== run 1 ==
// riscv_cpu
module riscv_cpu(
	input  rst,
	input  clk,
	output reg [31:0] PC,
	output Inst_Req_Valid,
	input Inst_Req_Ack,
	input  [31:0] Instruction,
	input Inst_Valid,
	output Inst_Ack,
	output [31:0] Address,
	output MemWrite,
	output [31:0] Write_data,
	output [3:0] Write_strb,
	output MemRead,
	input Mem_Req_Ack,
	input  [31:0] Read_data,
	input Read_data_Valid,
	output Read_data_Ack
);
For scale: roughly 5800 cells after synthesis, ~1300 flip-flops, ~180 I/O pins, about 72000 µm² of cells after synthesis.
clock: 2.59 ns
lec_check: 0
cap_margin: 40
cell_pad_in_sites_detail_placement: 0
core_margin: 2
core_utilization: 56
min_routing_layer: met1
setup_slack_margin: 0.67
slew_margin: 20
tns_end_percent: 70
run.sh (not shown) runs the stock make flow with config.mk's settings and CLKGATE_MAP_FILE=.
Run 1: it failed with a tool error in global routing, so there are no final results.
diff inputs: run 1 => run 2
Settings: swapping 56 for 31 in CORE_UTILIZATION; clearing SETUP_SLACK_MARGIN, which used to be 0.67; swapping 40 for 20 in CAP_MARGIN; clearing CELL_PAD_IN_SITES_DETAIL_PLACEMENT, which used to be 0; clearing MIN_ROUTING_LAYER, which used to be met1; clearing TNS_END_PERCENT, which used to be 70; swapping 2.59 for 8.04 in the clock period (ns, I/O delays scaled along).
## What came out
Seen in the log of run 1: ODB-0269 during global routing, after which the run never completed.
Per the final summary, run 2 finished and its layout is clean on timing, DRC and antenna.
When run 2 is measured against run 1, its setup fix buffers added after clock tree synthesis turns out 33 lower.
When run 2 is measured against run 1, its floorplan-stage core utilization turns out 25 points lower.
Any difference in clock sink count between run 1 and run 2 is small enough to ignore.
As far as post-synthesis compound-gate area fraction goes, run 2 and run 1 are indistinguishable; the numbers are identical.
Run 2 vs run 1: number of instances in the placed design up
For mux cell area share after synthesis, run 2 and run 1 come out practically identical.
| total die size | run 2 vs run 1 | worse |
Async set-reset flop share out of synthesis came out exactly the same in run 2 and run 1.
### run 2 -> run 3
Settings: CORE_UTILIZATION: 31 -> 57; SETUP_SLACK_MARGIN: unset -> 0.83; the clock period (ns, I/O delays scaled along): 8.04 -> 4.46.
### Flow results
- Although run 3 finished all stages, its layout failed final checks on setup timing.
- Compared to run 2, the routing of run 3 uses more wire.
- Between run 2 and run 3, number of search-and-repair iterations in the first detailed-routing pass is higher for run 3, run 2 comes in under that.
- In the reports for run 2 and run 3, the larger final cycle utilization of the critical path belongs to run 3.
- Worst vdd rail ir drop, run 3 vs run 2: up by more than 100%
- When the final numbers for run 2 and run 3 were put side by side, the area growth from synthesis to layout turned out to be smaller in run 2.
- Diff run 2 and run 3: clock power higher in run 3
- Taking run 2 as the reference, in run 3 cell count of the worst hold path roughly the same, number of buffers created by CTS saw a decrease, fraction of power consumed by combinational cells now sits higher, power share of the clock group lost 1.6 points.

========
alpha:
riscv_cpu again, from the RTL that the note above started with.
## riscv_cpu
module riscv_cpu(
	input  rst,
	input  clk,
	output reg [31:0] PC,
	output Inst_Req_Valid,
	input Inst_Req_Ack,
	input  [31:0] Instruction,
	input Inst_Valid,
	output Inst_Ack,
	output [31:0] Address,
	output MemWrite,
	output [31:0] Write_data,
	output [3:0] Write_strb,
	output MemRead,
	input Mem_Req_Ack,
	input  [31:0] Read_data,
	input Read_data_Valid,
	output Read_data_Ack
);
reg [31:0] IR ;
reg [31:0] MDR;
reg [31:0] PC_reg;
reg [31:0] ALU_reg;
reg [31:0] RF_reg1;
reg [31:0] RF_reg2;
wire RegWrite_Valid;
wire MemRead_Valid ;
wire MemWrite_Valid;
wire [31:0] ALUResult;
wire        zero     ;
wire [31:0] PCset   ;
wire [31:0] PCadd4  ;
wire [31:0] PCoffset;
wire [31:0] signextend_out;
wire [31:0] zeroextend_out;
wire [31:0] shiftleft2_out;
wire [31:0]sext;
wire [31:0]sext_b;
wire [31:0]sext_u;
wire [9:0]ALUOp;
wire [2:0]ALUSrcA;
wire [2:0]ALUSrcB;
wire [3:0]RegSrc;
wire [1:0]Branch;
wire      Reg_Write;   
wire      RegWrite;
wire      BranchPerf;
wire [7:0]MemSrc;
wire      DataRead; 
wire      PCWrite;
wire      IRWrite;
wire      PCSrc;
wire [4 :0] RF_waddr ;
wire [4 :0] RF_raddr1;
wire [4 :0] RF_raddr2;
wire        RF_wen   ;
wire [31:0] RF_wdata ;
wire [31:0] RF_rdata1;
wire [31:0] RF_rdata2;
wire [31:0] ALU_data1;
wire [31:0] ALU_data2;
wire [31:0] MemOutput;
wire [31:0] RegOutput;
wire IR_wen;
assign IR_wen = ~DataRead & IRWrite;
always @(posedge clk) 
begin
    IR <= IR_wen ? Instruction : IR;
end
always @(posedge clk) 
begin
    MDR <= DataRead ? Read_data : MDR;
end
always @(posedge clk) 
begin
    ALU_reg <= ALUResult;
end
always @(posedge clk) 
begin
    RF_reg1 <= RF_rdata1;
end
always @(posedge clk) 
begin
    RF_reg2 <= RF_rdata2;
end
always @(posedge clk) 
begin
    if(rst)
        PC_reg <= PC_reg;
    else
        PC_reg <= PC;
end
always@(posedge clk) 
begin
    if(rst)
         PC <= 32'd0;
    else                  
        PC <= (PCWrite | BranchPerf) ? PCset : PC;           
end
assign BranchPerf = (Branch[0] & zero) | (Branch[1] &~zero);
assign PCset = PCSrc ? ALUResult : ALU_reg; 
control Control(
    clk,
    rst,
    Inst_Req_Ack,
    IR,
  ...
Settings: LEC_CHECK=0, CAP_MARGIN=0, CELL_PAD_IN_SITES_DETAIL_PLACEMENT=0, CORE_MARGIN=2, CORE_UTILIZATION=64, CTS_CLUSTER_SIZE=37, MIN_ROUTING_LAYER=met1, PLACE_DENSITY_LB_ADDON=0.04, SETUP_SLACK_MARGIN=1.47, SLEW_MARGIN=20, TNS_END_PERCENT=70; clock period 5.17 ns.
FAIL alpha @ 5_1_grt: tool exited with error
Relative to alpha, the following input files were edited for beta:
==> flow/config.mk <==
export PLATFORM = sky130hd
export DESIGN_NAME = riscv_cpu
export DESIGN_NICKNAME = riscv_cpu
export VERILOG_FILES = /design/flow/design.v
export SDC_FILE = /design/flow/constraint.sdc
export NUM_CORES = 4
export LEC_CHECK = 0
export ABC_AREA = 1
export CAP_MARGIN = 30
export CORE_MARGIN = 2
export CORE_UTILIZATION = 40
export CTS_CLUSTER_SIZE = 14
export SLEW_MARGIN = 20
==> flow/constraint.sdc <==
create_clock -name core_clock -period 8.5 [get_ports {clk}]
set_input_delay 1.7000 -clock core_clock [delete_from_list [all_inputs] [get_ports {clk}]]
set_output_delay 1.7000 -clock core_clock [all_outputs]
set_load 0.01 [all_outputs]
==> results <==
beta reached the end of the flow, and the finished layout is clean on the timing, design-rule and antenna checks.
Comparing die extent in y for alpha and beta, the smaller number came from alpha.
Synthesized area: beta vs alpha up 3.4%
alpha → beta: maximum level of the CTS H-tree shows an increase of 1; number of buffers between clock root and the deepest sink about even.
Run comparison: alpha largest combinational cell category by area multiplexers; beta largest combinational cell category by area simple AND/OR/NAND/NOR gates
Relative to beta, the following input files were edited for gamma:
--- a/flow/config.mk
+++ b/flow/config.mk
@@ -6,8 +6,8 @@
 export NUM_CORES = 4
 export LEC_CHECK = 0
-export ABC_AREA = 1
-export CAP_MARGIN = 30
+export CAP_MARGIN = 20
 export CORE_MARGIN = 2
-export CORE_UTILIZATION = 40
-export CTS_CLUSTER_SIZE = 14
+export CORE_UTILIZATION = 66
+export MAX_ROUTING_LAYER = met4
+export SETUP_SLACK_MARGIN = 0.83
 export SLEW_MARGIN = 20
==> flow/constraint.sdc <==
create_clock -name core_clock -period 7.03 [get_ports {clk}]
set_input_delay 1.4060 -clock core_clock [delete_from_list [all_inputs] [get_ports {clk}]]
set_output_delay 1.4060 -clock core_clock [all_outputs]
set_load 0.01 [all_outputs]
--- outcome ---
Delta(post-synthesis instance area, gamma - beta) < 0
gamma: share of synthesized cell area in and, or, nand and nor gates lower than beta
Quantity of gates resized following cts: gamma > beta
Stage in which a tool error killed gamma: 5_1_grt.
Compared with beta, gamma shows a higher sequential share of the synthesized area.
Of gamma and beta, beta shows the higher number of standard cells after synthesis, with gamma below it.
The die of gamma is smaller than the one used in beta.
gamma: chip area in the Yosys report 3.2% below beta
Between gamma and beta, it is gamma whose total CTS buffers is lower, by 9.7%.
Number of setup buffers added after CTS, gamma and beta, higher one = gamma.
The following lists how delta was set up differently from gamma:
--- a/flow/config.mk
+++ b/flow/config.mk
@@ -8,6 +8,4 @@
 export CAP_MARGIN = 20
 export CORE_MARGIN = 2
-export CORE_UTILIZATION = 66
-export MAX_ROUTING_LAYER = met4
-export SETUP_SLACK_MARGIN = 0.83
+export CORE_UTILIZATION = 40
 export SLEW_MARGIN = 20
==> flow/constraint.sdc <==
create_clock -name core_clock -period 8.04 [get_ports {clk}]
set_input_delay 1.6080 -clock core_clock [delete_from_list [all_inputs] [get_ports {clk}]]
set_output_delay 1.6080 -clock core_clock [all_outputs]
set_load 0.01 [all_outputs]
--- outcome ---
From the logs: delta reached the end of the flow and failed the layout checks with antenna rules.
Total cell area at the placement stage of delta exceeds that of gamma slightly.
Going from gamma to delta, number of buffers created by CTS rose by 8.5%; worst setup timing slack at the placement stage +0.27 ns.
Yosys stat chip area came out exactly the same in gamma and delta.
Cmp gamma and delta / global placer's final weighted congestion / higher: gamma
Reported for gamma and delta, total standard cell area after synthesis turned out identical to the last digit.
Summary of delta over gamma: total setup buffers inserted after CTS went down, quantity of gates resized following cts now smaller, width of the die now sits higher, post-placement cell count grew by about 13%, cell row count moved up.
> inputs changed (delta -> epsilon)
==> flow/constraint.sdc <==
create_clock -name core_clock -period 8.5 [get_ports {clk}]
set_input_delay 1.7000 -clock core_clock [delete_from_list [all_inputs] [get_ports {clk}]]
set_output_delay 1.7000 -clock core_clock [all_outputs]
set_load 0.01 [all_outputs]
- epsilon: PASS, flow complete, no timing, DRC or antenna violations
- Utilization delta -> epsilon: down
- Taking delta as the reference, in epsilon final cycle utilization of the critical path has decreased, CTS clock-pin slew for the worst setup and hold paths saw little to no change, met3 wirelength from detailed routing rose by 2.9%.
Power is estimated from default activity; no workload was simulated.
